==> inputs of 05-16 <==
## measure_sys
module measure_sys(
	input            sys_clk,
	input            sys_rst_n,
	input      [7:0] askdemod_data,    
	input      [9:0] fsk_demod,        
	input      [7:0] pskdemod_data,    
	output     [7:0] demod_data,
	output     [7:0] uart_mod_type,
	output    [15:0] uart_demod_fre,
	output     [7:0] uart_mod_depth,
	output reg [7:0] uart_delta_freq
);
Settings: LEC_CHECK=0, ABC_AREA=1, CAP_MARGIN=40, CORE_MARGIN=2, CORE_UTILIZATION=72, CTS_CLUSTER_DIAMETER=227, HOLD_SLACK_MARGIN=0.29, PLACE_DENSITY=0.65, SLEW_MARGIN=20; clock period 69.8 ns.
run.sh (not shown) runs the stock make flow with config.mk's settings and CLKGATE_MAP_FILE=.
==> 06-25: changes against 05-16 <==
--- a/flow/config.mk
+++ b/flow/config.mk
@@ -8,8 +8,8 @@
 export ABC_AREA = 1
-export CAP_MARGIN = 40
+export CAP_MARGIN = 0
 export CORE_MARGIN = 2
 export CORE_UTILIZATION = 72
-export CTS_CLUSTER_DIAMETER = 227
-export HOLD_SLACK_MARGIN = 0.29
-export PLACE_DENSITY = 0.65
+export CTS_CLUSTER_DIAMETER = 194
+export PLACE_DENSITY = 0.64
+export SETUP_SLACK_MARGIN = -2.0
 export SLEW_MARGIN = 20
==> flow/constraint.sdc (replaced) <==
create_clock -name core_clock -period 37.3 [get_ports {sys_clk}]
set_input_delay 7.4600 -clock core_clock [delete_from_list [all_inputs] [get_ports {sys_clk}]]
set_output_delay 7.4600 -clock core_clock [all_outputs]
set_load 0.01 [all_outputs]
==> run summary <==
Reports from this run.

- The detailed placement HPWL reads around 240 mm.
- The count of cells resized by post-cts repair is 373.
- The flow did not finish.
- The flow stopped in 5_1_grt.
- On met3, the global router reports a usage of 0.6275.
- The post-CTS repair timing setup buffer count is between 300 and 400.
- The first error in the log reads "[ERROR GRT-0116] Global routing finished with congestion. Check the congestion regions in the DRC Viewer".
- The CTS buffer count reads about 69.
- The post-placement cell count reads approximately 18k.
That was 06-25.
==> run summary <==
Reports from this run.

- The post-placement cell count reads between 15k and 20k.
- The run finished with no timing, DRC or antenna violations.
- The worst setup path is captured at a flip-flop.
- Setup repair after global routing left no endpoint under its margin.
- The number of flip-flops and latches reads about 540.
- Note, the detailed placer reported a final HPWL of 199.8 mm.
- The biggest area contributor in the post-synthesis netlist is sky130_fd_sc_hd__ha_1.
- The power report puts the leakage power at approximately 55 nW.
- The reported sequential group power is approximately 0.32 mW.
- The post-CTS repair timing setup buffer count reads 0.
- The number of ordinary and repair buffers in the finished layout reads between 150 and 200.
- The met3 track utilization from global routing is 0.06163.
- The Yosys chip area is between 0.09 and 0.1 mm2.
- The max-cap check violation count reads 0.
- After detailed routing, the total wire length is roughly 250 mm.
- The cell-internal power reads 0.5757 mW.
- The required time of the critical path is around 70000 ps.
- The CTS buffer count reads around 70.
That was 05-16.

========
==> job 1575: inputs <==
Starting RTL as in the previous note.
==> flow/config.mk <==
export PLATFORM = sky130hd
export DESIGN_NAME = measure_sys
export DESIGN_NICKNAME = measure_sys
export VERILOG_FILES = /design/flow/design.v
export SDC_FILE = /design/flow/constraint.sdc
export NUM_CORES = 4
export LEC_CHECK = 0
export CAP_MARGIN = 0
export CELL_PAD_IN_SITES_GLOBAL_PLACEMENT = 0
export CORE_ASPECT_RATIO = 0.94
export CORE_MARGIN = 2
export CORE_UTILIZATION = 69
export CTS_CLUSTER_SIZE = 24
export GPL_ROUTABILITY_DRIVEN = 1
export MAX_ROUTING_LAYER = met4
export MIN_ROUTING_LAYER = met1
export PLACE_DENSITY_LB_ADDON = 0.22
export SETUP_SLACK_MARGIN = 5.0
export SLEW_MARGIN = 20
==> flow/constraint.sdc <==
create_clock -name core_clock -period 77.3 [get_ports {sys_clk}]
set_input_delay 15.4600 -clock core_clock [delete_from_list [all_inputs] [get_ports {sys_clk}]]
set_output_delay 15.4600 -clock core_clock [all_outputs]
set_load 0.01 [all_outputs]
==> job 7377: changes against job 1575 <==
- ABC_AREA: unset -> 1
- CAP_MARGIN: 0 -> 20
- CELL_PAD_IN_SITES_GLOBAL_PLACEMENT: 0 -> unset
- CORE_ASPECT_RATIO: 0.94 -> unset
- CORE_UTILIZATION: 69 -> 70
- CTS_CLUSTER_DIAMETER: unset -> 216
- CTS_CLUSTER_SIZE: 24 -> unset
- GPL_ROUTABILITY_DRIVEN: 1 -> unset
- MAX_ROUTING_LAYER: met4 -> unset
- MIN_ROUTING_LAYER: met1 -> unset
- PLACE_DENSITY_LB_ADDON: 0.22 -> unset
- SETUP_SLACK_MARGIN: 5.0 -> unset
- TNS_END_PERCENT: unset -> 5
==> flow/constraint.sdc (replaced) <==
create_clock -name core_clock -period 35.8 [get_ports {sys_clk}]
set_input_delay 7.1600 -clock core_clock [delete_from_list [all_inputs] [get_ports {sys_clk}]]
set_output_delay 7.1600 -clock core_clock [all_outputs]
set_load 0.01 [all_outputs]
==> job 6663: changes against job 1575 <==
- CAP_MARGIN: 0 -> 20
- CELL_PAD_IN_SITES_GLOBAL_PLACEMENT: 0 -> unset
- CORE_ASPECT_RATIO: 0.94 -> unset
- CORE_UTILIZATION: 69 -> 68
- CTS_CLUSTER_SIZE: 24 -> unset
- GPL_ROUTABILITY_DRIVEN: 1 -> unset
- MAX_ROUTING_LAYER: met4 -> unset
- MIN_ROUTING_LAYER: met1 -> unset
- PLACE_DENSITY_LB_ADDON: 0.22 -> unset
- SETUP_SLACK_MARGIN: 5.0 -> unset
==> flow/constraint.sdc (replaced) <==
create_clock -name core_clock -period 56.8 [get_ports {sys_clk}]
set_input_delay 11.3600 -clock core_clock [delete_from_list [all_inputs] [get_ports {sys_clk}]]
set_output_delay 11.3600 -clock core_clock [all_outputs]
set_load 0.01 [all_outputs]
==> results.py <==
# Auto-generated metrics
metrics = {
    "status": {
        "status": "complete, no violations",
    },
    "yosys": {
        "synth.cellmix.simpleShare": 0.204,
        "synthAdderAreaFrac": 0.254,
        "ys_cells": 11600,
        "yosys-mux-area-fraction": 0.0337,
    },
    "worst_hold_path": {
        "worst_min_path_class": "reg -> reg",
        "timing.hold.worst_path_depth": 2,
    },
    "routing": {
        "num_vias": 87600,
        "drt_antenna_net_count": 0,
    },
    "floorplan": {
        "die_w_um": 380,
    },
    "setup_path": {
        "worst-path-max-fanout": 20,
        "worst-endpoint-arrival_ns": 61.12,
    },
    "finish": {
        "buffers": 177,
    },
    "final_timing": {
        "timing.slew.headroom": 0.232,
    },
}
That was job 1575.
==> results.py <==
# Auto-generated metrics
metrics = {
    "yosys": {
        "synth.cellmix.simpleShare": 0.204,
        "yosys-mux-area-fraction": 0.0337,
        "ys_cells": 11600,
        "synthAdderAreaFrac": 0.254,
    },
    "setup_path": {
        "worst-path-max-fanout": 17,
    },
    "routing": {
        "num_vias": 87400,
        "drt_antenna_net_count": 0,
    },
    "finish": {
        "buffers": 292,
        "layout_multi_input_combinational_cell_count": 9911,
    },
    "worst_hold_path": {
        "worst_min_path_class": "reg -> reg",
    },
    "cts": {
        "cts.htree.levels": 3,
    },
    "floorplan": {
        "die_w_um": 371,
    },
    "final_timing": {
        "timing.slew.headroom": 0.225,
    },
    "status": {
        "status": "complete, no violations",
    },
}
That was job 6663.
==> results.py <==
# Generated from Yosys and OpenROAD reports
metrics = {
    "status": {
        "status": "stopped before the end",
        "outcome.stop_stage": "global routing (5_1_grt)",
        "tool.error": "[ERROR GRT-0116] Global routing finished with congestion. Check the congestion regions in the DRC Viewer.",
    },
    "yosys": {
        "yosys-mux-area-fraction": 0.00156,
        "synth.cellmix.simpleShare": 0.250,
        "ys_cells": 13600,
        "synthAdderAreaFrac": 0.250,
    },
}
That was job 7377.
Power and IR drop assume default switching activity.
